==> exp/nickel <==
==> flow/design.v <==
module and4(in1, in2, out);
	input [3:0] in1, in2;
	output[3:0] out;
	and a1(out[0], in1[0], in2[0]);
	and a2(out[1], in1[1], in2[1]);
	and a3(out[2], in1[2], in2[2]);
	and a4(out[3], in1[3], in2[3]);
endmodule
module and16(in1, in2, out);
	input [15:0] in1, in2;
	output[15:0] out;
	and4 a11(.in1(in1[3:0]), .in2(in2[3:0]), .out(out[3:0]));
	and4 a12(.in1(in1[7:4]), .in2(in2[7:4]), .out(out[7:4]));
	and4 a13(.in1(in1[11:8]), .in2(in2[11:8]), .out(out[11:8]));
	and4 a14(.in1(in1[15:12]), .in2(in2[15:12]), .out(out[15:12]));
endmodule
module or4(in1, in2, out);
	input [3:0] in1, in2;
	output[3:0] out;
	or a1(out[0], in1[0], in2[0]);
	or a2(out[1], in1[1], in2[1]);
	or a3(out[2], in1[2], in2[2]);
	or a4(out[3], in1[3], in2[3]);
endmodule
module or16(in1, in2, out);
	input [15:0] in1, in2;
	output[15:0] out;
	or4 a11(.in1(in1[3:0]), .in2(in2[3:0]), .out(out[3:0]));
	or4 a12(.in1(in1[7:4]), .in2(in2[7:4]), .out(out[7:4]));
	or4 a13(.in1(in1[11:8]), .in2(in2[11:8]), .out(out[11:8]));
	or4 a14(.in1(in1[15:12]), .in2(in2[15:12]), .out(out[15:12]));
endmodule
module complent(in, go, CK, reset, out, busy, fin);
	input  [15:0] in;
	input  go;
	input  CK, reset;
	output reg [15:0] out;
	output reg busy;
	output reg fin;
	reg [15:0] m;
	reg [15:0] o, mm, c;
	always@(posedge CK) begin
		if(reset) begin
			busy <= 1'b0;
			fin  <= 1'b0;
		end
		else begin
			fin <= 1'b0;
			if(busy == 1'b0) begin
				if(go) begin
					o  = 16'hffff ^ in;
					mm = 16'h0001;
					c  = o & mm;
					o  = o ^ mm;
					mm = c << 1;
					out  <= o;
					m    <= mm;
					busy <= 1'b1;
				end
			end
			else if(m == 16'h0000) begin
				busy <= 1'b0;
				fin  <= 1'b1;
			end
			else begin
				out <= out ^ m;
				m   <= (out & m) << 1;
			end
		end
	end
endmodule
module adder(in1, in2, go, CK, reset, out, busy, fin);
	input [15:0] in1, in2;
	input go;
	input CK, reset;
	output reg [15:0] out;
	output reg busy;
	output reg fin;
	reg [15:0] cc;
	reg [15:0] o, c, m;
	always@(posedge CK) begin
		if(reset) begin
			busy <= 1'b0;
			fin  <= 1'b0;
		end
		else begin
			fin <= 1'b0;
			if(busy == 1'b0) begin
				if(go) begin
					o = in1 ^ in2;
					c = in1 & in2;
					c = c << 1;
					if(c == 16'h0000) begin
						busy <= 1'b0;
						fin  <= 1'b1;
					end
					else begin
						m = o & c;
						o = o ^ c;
						c = m << 1;
						busy <= 1'b1;
					end
					out <= o;
					cc  <= c;
				end
			end
			else if(cc == 16'h0000) begin
				busy <= 1'b0;
				fin  <= 1'b1;
			end
			else begin
				out <= out ^ cc;
				cc  <= (out & cc) << 1;
			end
		end
	end
endmodule
module muler(in1, in2, go, CK, reset, out, busy, fin);
	input		[15:0] in1, in2;
	input		go;
	input  		CK, reset;
	output reg	[15:0] out;
	output reg  busy;
	output reg  fin;
	reg[15:0] m1, m2;
	reg[15:0] a1, a2, o;
	always @(posedge CK) begin
		if(reset) begin
			busy <= 1'b0;
			fin  <= 1'b0;
		end
		else begin
			fin <= 1'b0;
			if(busy == 1'b0 && go == 1'b0) begin
			end
			else begin
				if(busy == 1'b0) begin
					a1 = in1;
					a2 = in2;
					o  = 16'h0000;
				end
				else begin
					a1 = m1;
					a2 = m2;
					o  = out;
				end
				if(a2[0] == 1'b1)
					o = o + a1;
				a1 = a1 << 1;
				a2 = a2 >> 1;
				m1  <= a1;
				m2  <= a2;
				out <= o;
				if(a2 == 16'h0000) begin
					busy <= 1'b0;
					fin  <= 1'b1;
				end
				else
					busy <= 1'b1;
			end
		end
	end
endmodule
module diver(in1, in2, go, CK, reset, reminder, quotient, busy, fin);
	input [15:0] in1, in2;
	input go;
	input CK, reset;
	output reg [15:0] reminder, quotient;
	output reg busy;
	output reg fin;
	reg [31:0] m1, m2;
	reg [15:0] divisor;
	reg [4:0]  cnt;
	reg [31:0] t1, t2;
	reg [15:0] d;
	reg [4:0]  n;
	always @(posedge CK) begin
		if(reset) begin
			busy <= 1'b0;
			fin  <= 1'b0;
		end
		else begin
			fin <= 1'b0;
			if(busy == 1'b0 && go == 1'b0) begin
			end
			else begin
				if(busy == 1'b0) begin
					t1 = {16'h0000, in1};
					t2 = {in2, 16'h0000};
					d  = in2;
					n  = 5'b00000;
				end
				else begin
					t1 = m1;
					t2 = m2;
					d  = divisor;
					n  = cnt;
				end
				if(n < 5'b10001) begin
					if(t1[31:16] >= d)
						t1 = t1 - t2 + 1'b1;
					t1 = t1 << 1;
					n  = n + 1'b1;
					busy <= 1'b1;
				end
				else begin
					busy <= 1'b0;
					fin  <= 1'b1;
				end
				if(n == 5'b10000) begin
					if(t1[31:16] >= d)
						t1 = t1 - t2 + 1'b1;
					reminder <= t1[31:16];
					quotient <= t1[15:0];
				end
				m1      <= t1;
				m2      <= t2;
				divisor <= d;
				cnt     <= n;
			end
		end
	end
endmodule
module mux3to8(in, in1, in2, in3, in4, in5, in6, in7, select, out);
	input [15:0] in, in1, in2, in3, in4, in5, in6, in7;
	input [2:0]  select;
	output reg [15:0] out;
	always @(*) begin
		case(select)
			3'b000:out = in;
			3'b001:out = in1;
			3'b010:out = in2;
			3'b011:out = in3;
			3'b100:out = in4;
			3'b101:out = in5;
			3'b110:out = in6;
			3'b111:out = in7;
		endcase
	end
endmodule
module alu16(CK, reset, start, instruction, inputR1, inputR2, outputR, busy, done);
	input [15:0] inputR1, inputR2;
	input [2:0] instruction;
	input CK, reset, start;
	output[15:0] outputR;
	output busy;
	output done;
	reg  [2:0]  op;
	reg  [15:0] out5, out6;
	reg         finL;
	wire [3:0]  busyL;
	wire [3:0]  finU;
	wire        go;
	wire  [15:0] out, out1, out2, out3, out4, and_o, or_o;
	assign go = start & ~busy;
	adder add(
		.in1(inputR1),
		.in2(inputR2),
		.go(go & (instruction == 3'b000)),
		.CK(CK),
		.reset(reset),
		.out(out),
		.busy(busyL[0]),
		.fin(finU[0])
	);
	complent com(
		.in(inputR1),
		.go(go & (instruction == 3'b001)),
		.CK(CK),
		.reset(reset),
		.out(out1),
		.busy(busyL[1]),
		.fin(finU[1])
	);
	muler mul(
		.in1(inputR1),
		.in2(inputR2),
		.go(go & (instruction == 3'b010)),
		.CK(CK),
		.reset(reset),
		.out(out2),
		.busy(busyL[2]),
		.fin(finU[2])
	);
	diver div(
		.in1(inputR1),
		.in2(inputR2),
		.go(go & ((instruction == 3'b011) | (instruction == 3'b100))),
		.CK(CK),
		.reset(reset),
		.reminder(out3),
		.quotient(out4),
		.busy(busyL[3]),
		.fin(finU[3])
	);
	and16 and1(inputR1, inputR2, and_o);
	or16 or1(inputR1, inputR2, or_o);
	mux3to8 outp(
		.in(out),
		.in1(out1),
		.in2(out2),
		.in3(out3),
		.in4(out4),
		.in5(out5),
		.in6(out6),
		.in7(16'h0000),
		.select(op),
		.out(outputR)
	);
	always @(posedge CK) begin
		if(reset) begin
			finL <= 1'b0;
		end
		else begin
			finL <= go & ((instruction == 3'b101) | (instruction == 3'b110) | (instruction == 3'b111));
			if(go) begin
				op   <= instruction;
				out5 <= and_o;
				out6 <= or_o;
			end
		end
	end
	assign busy = busyL[0] | busyL[1] | busyL[2] | busyL[3];
	assign done = finL | finU[0] | finU[1] | finU[2] | finU[3];
endmodule
==> flow/run.sh <==
#!/bin/bash
# the make line also repeats each setting of config.mk as NAME=value (left out here)
make -C /OpenROAD-flow-scripts/flow DESIGN_CONFIG=/design/flow/config.mk WORK_HOME=/design/flow/orfs CLKGATE_MAP_FILE= finish
==> flow/config.mk <==
export PLATFORM = sky130hd
export DESIGN_NAME = alu16
export DESIGN_NICKNAME = alu16
export VERILOG_FILES = /design/flow/design.v
export SDC_FILE = /design/flow/constraint.sdc
export NUM_CORES = 4
export LEC_CHECK = 0
export CAP_MARGIN = 30
export CELL_PAD_IN_SITES_GLOBAL_PLACEMENT = 3
export CORE_MARGIN = 2
export CORE_UTILIZATION = 50
export CTS_CLUSTER_DIAMETER = 264
export MAX_ROUTING_LAYER = met4
export SETUP_SLACK_MARGIN = -0.29
export SLEW_MARGIN = 30
==> flow/constraint.sdc <==
create_clock -name core_clock -period 5.05 [get_ports {CK}]
set_input_delay 1.0100 -clock core_clock [delete_from_list [all_inputs] [get_ports {CK}]]
set_output_delay 1.0100 -clock core_clock [all_outputs]
set_load 0.01 [all_outputs]
==> exp/delta (differences from exp/nickel) <==
==> flow/config.mk (replaced) <==
export PLATFORM = sky130hd
export DESIGN_NAME = alu16
export DESIGN_NICKNAME = alu16
export VERILOG_FILES = /design/flow/design.v
export SDC_FILE = /design/flow/constraint.sdc
export NUM_CORES = 4
export LEC_CHECK = 0
export CAP_MARGIN = 20
export CORE_MARGIN = 2
export CORE_UTILIZATION = 70
export CTS_CLUSTER_SIZE = 14
export SLEW_MARGIN = 20
==> flow/constraint.sdc (replaced) <==
create_clock -name core_clock -period 5.51 [get_ports {CK}]
set_input_delay 1.1020 -clock core_clock [delete_from_list [all_inputs] [get_ports {CK}]]
set_output_delay 1.1020 -clock core_clock [all_outputs]
set_load 0.01 [all_outputs]
==> comparison table <==
| item | exp/nickel | exp/delta |
|---|---|---|
| Die Width | 199 um | 169 um |
| Pre-placement core utilization | 50.7% | 71.0% |
| Most used DFF post-synth | sky130_fd_sc_hd__edfxtp_1 | sky130_fd_sc_hd__edfxtp_1 |
| DIE HEIGHT | 199 um | 169 um |
| Result of the run | did not finish | did not finish |
| Last stage reached | 3_1_place_gp_skip_io | 5_1_grt |
| Number of cells in Yosys stat | 1895 | 1895 |
| Ao+oa area frac | 14.7% | 14.7% |
| Synth top cell by count | sky130_fd_sc_hd__edfxtp_1 | sky130_fd_sc_hd__edfxtp_1 |
| Area inside the core boundary | 37600 um2 | 26800 um2 |
| Synth Area per Inst | 10.0 um2 | 10.0 um2 |
| Total number of placement rows | 71 | 60 |
| Chip area | 39600 um2 | 28500 um2 |
| Portion of synthesized cell area occupied by the leading cell type | 41.0% | 41.0% |
| Count of yosys warnings during synthesis | 6 | 6 |
| Seq cells post-synth | 269 | 269 |
| Post-synthesis cell type with the largest combined area | sky130_fd_sc_hd__edfxtp_1 | sky130_fd_sc_hd__edfxtp_1 |
